Setup of job 7985:
// DSP
module DSP(A,B,C,D,CARRYIN,M,P,CARRYOUT,CARRYOUTF,CLK,OPMODE,
CEA,CEB,CEC,CED,CECARRYIN,CEM,CEP,CEOPMODE,
RSTA,RSTB,RSTC,RSTD,RSTCARRYIN,RSTM,RSTP,RSTOPMODE,
BCOUT,PCIN,PCOUT);
For scale: about 200 flip-flops, roughly 330 I/O pins, about 28000 um2 of cells after synthesis.
Settings: LEC_CHECK=0, ABC_AREA=0, CAP_MARGIN=15, CORE_ASPECT_RATIO=0.98, CORE_MARGIN=2, CORE_UTILIZATION=70, CTS_CLUSTER_DIAMETER=97, CTS_CLUSTER_SIZE=75, GPL_ROUTABILITY_DRIVEN=0, MAX_ROUTING_LAYER=met4, PLACE_DENSITY_LB_ADDON=0.02, SLEW_MARGIN=20, TNS_END_PERCENT=45; clock period 5.1 ns.
run.sh (not shown) runs the stock make flow with config.mk's settings and CLKGATE_MAP_FILE=.
The flow completed for job 7985, but it is not clean: the layout still shows setup timing.
Here is what was changed in the inputs of job 6480 compared with job 7985.
Settings: SETUP_SLACK_MARGIN newly set to 1.44; CTS_CLUSTER_DIAMETER changed from 97 to 28; HOLD_SLACK_MARGIN newly set to -0.08.
## What came out
Job 6480: GRT-0116 in global routing -> run aborted
Re die height: no difference whatsoever between job 7985 and job 6480.
Per the comparison of job 6480 with job 7985, total cells reported by yosys after synthesis shows no meaningful change; cell count after synthesis flat.
[compare] base=job 7985 new=job 6480: post-placement cell count moved down, worst slack at placement moved up.
Diff job 7985 -> job 6480: number of post-CTS setup repair buffers rose by 88, half-perimeter wire length after detailed placement dropped about 0.47%, area share of and/or/nand/nor cells after synthesis closely matched the old numbers.
diff inputs: job 6480 => job 2124
Settings: CTS_CLUSTER_DIAMETER changed from 28 to 204; SETUP_SLACK_MARGIN removed (was 1.44); HOLD_SLACK_MARGIN removed (was -0.08); ABC_AREA changed from 0 to 1; the clock period (ns, I/O delays scaled along) changed from 5.1 to 5.44.
Each of job 6480 and job 2124 falls short of a clean finish. Job 2124 finished all stages; layout check result: FAIL, due to setup timing. Multiplexer share of the synthesized area is lower on job 2124. Compared to job 6480, job 2124 has area share of fa/ha/maj cells after synthesis 3.2 points lower. Of job 6480 and job 2124, the run reporting the lower AND-OR/OR-AND share of the synthesized area was job 2124. Job 6480 → job 2124: yosys synthesis chip area climbed about 12%, setup fix buffers added after clock tree synthesis dropped 104, full die area climbed about 11%.
The following lists how job 1187 was set up differently from job 2124:
Settings: a change of ABC_AREA from 1 to 0; a change of CORE_UTILIZATION from 70 to 71; a change of PLACE_DENSITY_LB_ADDON from 0.02 to 0.01; a deleted CTS_CLUSTER_DIAMETER that had been 204; a change of the clock period (ns, I/O delays scaled along) from 5.44 to 5.1.
### Flow results
The flow completed for job 1187, but it is not clean: the layout still shows setup timing. Sort job 2124 and job 1187 by number of global-route vias before repair, ascending, and job 1187 comes first. A launching instance or port of the critical path of B1REG_INST.out[8] is what job 2124 shows, while A1REG_INST.out[6] belongs to job 1187. Cmp job 2124 and job 1187 / global-route usage over all layers / lower: job 1187. Note that the x dimension of the die recorded for job 2124 amounts to 1.06 times the value seen in job 1187. Compared job 1187 vs job 2124, and synthesized instance count is down in job 1187. Total wire length after detailed routing (higher): job 2124. The met2 wirelength from detailed routing of job 1187 is lower than that of job 2124. Diff job 2124 and job 1187: netlist area before placement higher in job 2124.

---

DSP again, from the RTL that the note above started with.
clock: 5.87 ns
lec_check: 0
abc_area: 0
cap_margin: 15
core_aspect_ratio: 0.98
core_margin: 2
core_utilization: 71
cts_cluster_diameter: 70
cts_cluster_size: 75
gpl_routability_driven: 0
hold_slack_margin: -0.08
max_routing_layer: met4
place_density_lb_addon: 0.01
slew_margin: 20
tns_end_percent: 45
The first run finished but failed the layout checks on setup timing.
Rerun with:
==> flow/config.mk (replaced) <==
export PLATFORM = sky130hd
export DESIGN_NAME = DSP
export DESIGN_NICKNAME = DSP
export VERILOG_FILES = /design/flow/design.v
export SDC_FILE = /design/flow/constraint.sdc
export NUM_CORES = 4
export LEC_CHECK = 0
export CAP_MARGIN = 20
export CORE_MARGIN = 2
export CORE_UTILIZATION = 40
export PLACE_DENSITY = 0.6
export SLEW_MARGIN = 20
==> flow/constraint.sdc (replaced) <==
create_clock -name core_clock -period 7.26 [get_ports {CLK}]
set_input_delay 1.4520 -clock core_clock [delete_from_list [all_inputs] [get_ports {CLK}]]
set_output_delay 1.4520 -clock core_clock [all_outputs]
set_load 0.01 [all_outputs]
=> The new run went through all stages and came out clean; sequential power falls by 19%; cell count came out higher by 6.6%; design area went down by 2.6%; routed wire length goes down by 8.8%; fmax went down by 9.3%; total power falls by 25%.
Rerun with:
--- a/flow/config.mk
+++ b/flow/config.mk
@@ -7,5 +7,6 @@
 export LEC_CHECK = 0
+export ABC_AREA = 1
 export CAP_MARGIN = 20
 export CORE_MARGIN = 2
-export CORE_UTILIZATION = 40
+export CORE_UTILIZATION = 68
 export PLACE_DENSITY = 0.6
==> flow/constraint.sdc (replaced) <==
create_clock -name core_clock -period 8.01 [get_ports {CLK}]
set_input_delay 1.6020 -clock core_clock [delete_from_list [all_inputs] [get_ports {CLK}]]
set_output_delay 1.6020 -clock core_clock [all_outputs]
set_load 0.01 [all_outputs]
=> Synthesized cell count increases by 47%; area after synthesis increases by 12%; worst hold slack degrades by 0.021 ns; final area increases by 7.5%; clock power decreases by about 9%; total power decreases by 4.0%; worst setup slack improves by 1.0 ns; via count increases by 43%.

---

DSP again, from the RTL that the note above started with.
clock: 5.62 ns
lec_check: 0
abc_area: 1
cap_margin: 0
core_aspect_ratio: 0.98
core_margin: 2
core_utilization: 72
cts_cluster_diameter: 29
cts_cluster_size: 72
gpl_routability_driven: 0
hold_slack_margin: -0.1
max_routing_layer: met5
place_density_lb_addon: 0.27
setup_slack_margin: 1.45
slew_margin: 30
tns_end_percent: 45
The first run stopped in global routing with GRT-0232.
Next try:
==> flow/config.mk (replaced) <==
export PLATFORM = sky130hd
export DESIGN_NAME = DSP
export DESIGN_NICKNAME = DSP
export VERILOG_FILES = /design/flow/design.v
export SDC_FILE = /design/flow/constraint.sdc
export NUM_CORES = 4
export LEC_CHECK = 0
export CAP_MARGIN = 5
export CORE_MARGIN = 2
export CORE_UTILIZATION = 72
export CTS_CLUSTER_DIAMETER = 48
export CTS_CLUSTER_SIZE = 15
export SETUP_SLACK_MARGIN = 1.66
export SLEW_MARGIN = 20
==> flow/constraint.sdc (replaced) <==
create_clock -name core_clock -period 6.48 [get_ports {CLK}]
set_input_delay 1.2960 -clock core_clock [delete_from_list [all_inputs] [get_ports {CLK}]]
set_output_delay 1.2960 -clock core_clock [all_outputs]
set_load 0.01 [all_outputs]
The changed run failed in global routing.
Synthesized cell count decreases by 32%.
Die area decreases by 10%.
Area after synthesis decreases by 10%.
Next try:
==> flow/config.mk (replaced) <==
export PLATFORM = sky130hd
export DESIGN_NAME = DSP
export DESIGN_NICKNAME = DSP
export VERILOG_FILES = /design/flow/design.v
export SDC_FILE = /design/flow/constraint.sdc
export NUM_CORES = 4
export LEC_CHECK = 0
export CAP_MARGIN = 20
export CORE_MARGIN = 2
export CORE_UTILIZATION = 67
export CTS_CLUSTER_SIZE = 90
export SETUP_SLACK_MARGIN = 0.04
export SLEW_MARGIN = 20
==> flow/constraint.sdc (replaced) <==
create_clock -name core_clock -period 5.82 [get_ports {CLK}]
set_input_delay 1.1640 -clock core_clock [delete_from_list [all_inputs] [get_ports {CLK}]]
set_output_delay 1.1640 -clock core_clock [all_outputs]
set_load 0.01 [all_outputs]
After rerunning: Now the flow completed and failed the layout checks on negative setup slack. Die area came out higher by a little under a tenth. Area after synthesis stays the same. Synthesized cell count is unchanged.
Next try:
--- a/flow/config.mk
+++ b/flow/config.mk
@@ -8,6 +8,6 @@
 export CAP_MARGIN = 20
 export CORE_MARGIN = 2
-export CORE_UTILIZATION = 67
-export CTS_CLUSTER_SIZE = 90
-export SETUP_SLACK_MARGIN = 0.04
+export CORE_UTILIZATION = 40
+export PLACE_DENSITY = 0.6
+export SETUP_SLACK_MARGIN = -0.34
 export SLEW_MARGIN = 20
==> flow/constraint.sdc (replaced) <==
create_clock -name core_clock -period 7.26 [get_ports {CLK}]
set_input_delay 1.4520 -clock core_clock [delete_from_list [all_inputs] [get_ports {CLK}]]
set_output_delay 1.4520 -clock core_clock [all_outputs]
set_load 0.01 [all_outputs]
- Now the flow ran to the end with no violations
- synthesized area does not change
- routed wire length goes down by 10%
- via count goes down by 12%
- count of clock-buffer cells in the layout goes up by 2
Next try:
--- a/flow/config.mk
+++ b/flow/config.mk
@@ -8,6 +8,8 @@
 export CAP_MARGIN = 20
 export CORE_MARGIN = 2
-export CORE_UTILIZATION = 40
+export CORE_UTILIZATION = 63
+export CTS_CLUSTER_DIAMETER = 42
+export CTS_CLUSTER_SIZE = 61
+export MAX_ROUTING_LAYER = met4
 export PLACE_DENSITY = 0.6
-export SETUP_SLACK_MARGIN = -0.34
 export SLEW_MARGIN = 20
==> flow/constraint.sdc (replaced) <==
create_clock -name core_clock -period 5.3 [get_ports {CLK}]
set_input_delay 1.0600 -clock core_clock [delete_from_list [all_inputs] [get_ports {CLK}]]
set_output_delay 1.0600 -clock core_clock [all_outputs]
set_load 0.01 [all_outputs]
This time the run completed, yet does not pass: negative setup slack.
Fmax is higher by 6.3%.
Die size is lower by 36%.
Via count is higher by 15%.
Final cell count is lower by 2.2%.
First-iteration DRC count is higher by 83%.
Count of clock-buffer cells in the layout is higher by 1.
Worst setup slack is worse by 1.6 ns.
Total power is higher by 52%.
Core utilization is higher by 32 points.
Clock power is higher by 32%.

---

The RTL this note starts from:
==> flow/design.v <==
module reg_mux(in,out,clk,ce,rst);
parameter WIDTH=18;
parameter PIPELINE=0; 
parameter RESET_TYPE="SYNC";  
input[WIDTH-1:0] in;
input clk,ce,rst;
output reg[WIDTH-1:0] out;
generate
	if(PIPELINE && RESET_TYPE=="SYNC") begin
		always @(posedge clk) begin
			if(rst) begin
				out<=0;
			end
			else if(ce) begin
				out<=in;
			end
		end
	end
endgenerate
generate
	if(PIPELINE && RESET_TYPE=="ASYNC") begin
		always @(posedge clk or posedge rst) begin
			if (rst) begin
				out<=0;
			end
			else if (ce) begin
				out<=in;
			end
		end
	end
endgenerate
generate
	if(PIPELINE==0) begin
		always @(*) begin
			out=in;
		end
	end
endgenerate
endmodule
module DSP(A,B,C,D,CARRYIN,M,P,CARRYOUT,CARRYOUTF,CLK,OPMODE,
CEA,CEB,CEC,CED,CECARRYIN,CEM,CEP,CEOPMODE,
RSTA,RSTB,RSTC,RSTD,RSTCARRYIN,RSTM,RSTP,RSTOPMODE,
BCOUT,PCIN,PCOUT);
input[17:0] A, B, D;
input[47:0] C,PCIN;
input[7:0] OPMODE;
input CARRYIN,CLK,CEA,CEB,CEC,CECARRYIN,CED,CEM,CEP,CEOPMODE;
input RSTA,RSTB,RSTC,RSTD,RSTCARRYIN,RSTM,RSTP,RSTOPMODE;
output wire[35:0] M;
output wire[47:0] P,PCOUT;
output wire[17:0] BCOUT;
output CARRYOUT,CARRYOUTF;
parameter A0REG=0;	 
parameter A1REG=1; 
parameter B0REG=0;
parameter B1REG=1;
parameter CREG=1;
parameter DREG=1;
parameter MREG=1;
parameter PREG=1;
parameter CARRYINREG=1;
parameter CARRYOUTREG=1;
parameter OPMODEREG=1;
parameter CARRYINSEL="OPMODE5";  
parameter B_INPUT="DIRECT";  
parameter RSTTYPE="SYNC";   
wire[7:0] OPMODE_REG;
wire[17:0] D_REG;
reg[17:0] B0_IN;
wire[17:0] B0_REG;
reg[17:0] PRE_RESULT;
wire[17:0] B1_IN;
wire[17:0] B1_REG;
wire[17:0] A0_REG;
wire[17:0] A1_REG;
wire[35:0] Product_Result;
wire[35:0] M_REG;
reg[47:0] X_OUT;
reg[47:0] Z_OUT;
wire[48:0] Post_Result;
wire[47:0] C_REG;
reg Carry_IN;  
wire CIN; 
wire Carry_Out_In;
reg_mux #(.WIDTH(18), .PIPELINE(DREG), .RESET_TYPE(RSTTYPE)) DREG_INST(.in(D), .out(D_REG), .clk(CLK), .ce(CED), .rst(RSTD));
reg_mux #(.WIDTH(18), .PIPELINE(B0REG), .RESET_TYPE(RSTTYPE)) B0REG_INST(.in(B0_IN), .out(B0_REG), .clk(CLK), .ce(CEB), .rst(RSTB));
reg_mux #(.WIDTH(18), .PIPELINE(B1REG), .RESET_TYPE(RSTTYPE)) B1REG_INST(.in(B1_IN), .out(B1_REG), .clk(CLK), .ce(CEB), .rst(RSTB));
reg_mux #(.WIDTH(18), .PIPELINE(A0REG), .RESET_TYPE(RSTTYPE)) A0REG_INST(.in(A), .out(A0_REG), .clk(CLK), .ce(CEA), .rst(RSTA));
reg_mux #(.WIDTH(18), .PIPELINE(A1REG), .RESET_TYPE(RSTTYPE)) A1REG_INST(.in(A0_REG), .out(A1_REG), .clk(CLK), .ce(CEA), .rst(RSTA));
reg_mux #(.WIDTH(48), .PIPELINE(CREG), .RESET_TYPE(RSTTYPE)) CREG_INST(.in(C), .out(C_REG), .clk(CLK), .ce(CEC), .rst(RSTC));
reg_mux #(.WIDTH(36), .PIPELINE(MREG), .RESET_TYPE(RSTTYPE)) MREG_INST(.in(Product_Result), .out(M_REG), .clk(CLK), .ce(CEM), .rst(RSTM));
reg_mux #(.WIDTH(1), .PIPELINE(CARRYINREG), .RESET_TYPE(RSTTYPE)) CYIREG_INST(.in(Carry_IN), .out(CIN), .clk(CLK), .ce(CECARRYIN), .rst(RSTCARRYIN));
reg_mux #(.WIDTH(8), .PIPELINE(OPMODEREG), .RESET_TYPE(RSTTYPE)) OPMODEREG_INST(.in(OPMODE), .out(OPMODE_REG), .clk(CLK), .ce(CEOPMODE), .rst(RSTOPMODE));
reg_mux #(.WIDTH(1), .PIPELINE(CARRYOUTREG), .RESET_TYPE(RSTTYPE)) CYOREG_INST(.in(Carry_Out_In), .out(CARRYOUT), .clk(CLK), .ce(CECARRYIN), .rst(RSTCARRYIN));
reg_mux #(.WIDTH(48), .PIPELINE(PREG), .RESET_TYPE(RSTTYPE)) PREG_INST(.in(Post_Result), .out(P), .clk(CLK), .ce(CEP), .rst(RSTP));
always @(*) begin
	case(B_INPUT)
		"DIRECT": B0_IN=B;
		"CASCADE": B0_IN=BCOUT;
		default: B0_IN=0;
	endcase
end
always @(*) begin
	if(OPMODE_REG[6])
		PRE_RESULT= D_REG - B0_REG;	
	else
		PRE_RESULT= D_REG + B0_REG;
end
assign B1_IN=(OPMODE_REG[4])? PRE_RESULT: B0_REG;
assign Product_Result=B1_REG * A1_REG;
assign M=M_REG;
always @(*) begin
	case(CARRYINSEL)
		"CARRYIN": Carry_IN=CARRYIN;
		"OPMODE5": Carry_IN=OPMODE_REG[5];
		default: Carry_IN=0;
	endcase
end
always @(*) begin
	case({ OPMODE_REG[3], OPMODE_REG[2]})
		0: Z_OUT=0;
		1: Z_OUT=PCIN;
		2: Z_OUT=P;
		3: Z_OUT=C_REG;
	endcase
end
always @(*) begin
	case( {OPMODE_REG[1], OPMODE_REG[0]})
		0: X_OUT=0;
		1: X_OUT={ {13{M_REG[35]}} , M_REG[34:0] };  
 		2: X_OUT=P;
		3: X_OUT={D_REG[11:0], A1_REG, B1_REG};    
	endcase
end
assign Post_Result= ( OPMODE_REG[7] )? (Z_OUT-(X_OUT+CIN)) : (Z_OUT+X_OUT+CIN) ;
assign Carry_Out_In=Post_Result[48];
assign BCOUT= B1_REG;
assign CARRYOUTF= CARRYOUT;
assign PCOUT=P;
endmodule
make LEC_CHECK=0 ABC_AREA=1 CAP_MARGIN=20 CORE_ASPECT_RATIO=0.5 CORE_MARGIN=2 CORE_UTILIZATION=72 CTS_CLUSTER_DIAMETER=301 CTS_CLUSTER_SIZE=99 PLACE_DENSITY=0.35 SETUP_SLACK_MARGIN=-0.31 SLEW_MARGIN=20 TNS_END_PERCENT=5 finish   # period 3.15 ns
The first run aborted during clock tree synthesis on DPL-0033.
==> next run, changes <==
- ABC_AREA: 1 -> unset
- CORE_ASPECT_RATIO: 0.5 -> unset
- CORE_UTILIZATION: 72 -> 65
- CTS_CLUSTER_DIAMETER: 301 -> unset
- CTS_CLUSTER_SIZE: 99 -> 86
- PLACE_DENSITY: 0.35 -> unset
- SETUP_SLACK_MARGIN: -0.31 -> 0.09
- TNS_END_PERCENT: 5 -> unset
- clock period: 3.15 -> 5.9 ns (I/O delays scaled with it)
What happened:
- With this change the flow ran to the end with violations: negative setup slack
- synthesized cell count shrinks by 32%
- area after synthesis shrinks by 10%
- die size shrinks by 0.97%
==> next run, changes <==
- CORE_UTILIZATION: 65 -> 40
- CTS_CLUSTER_SIZE: 86 -> unset
- PLACE_DENSITY: unset -> 0.6
- SETUP_SLACK_MARGIN: 0.09 -> unset
- clock period: 5.9 -> 8.0 ns (I/O delays scaled with it)
What happened: With this change the flow went through all stages and came out clean. Total power drops by a quarter to a third. Setup slack improves by 1.4 ns. Die size climbs by well over a third. Synthesized cell count stays the same. Wire length drops by roughly a tenth. Hold slack degrades by 0.0043 ns.
Power figures rest on the tool's default switching activity, not on a simulated workload.
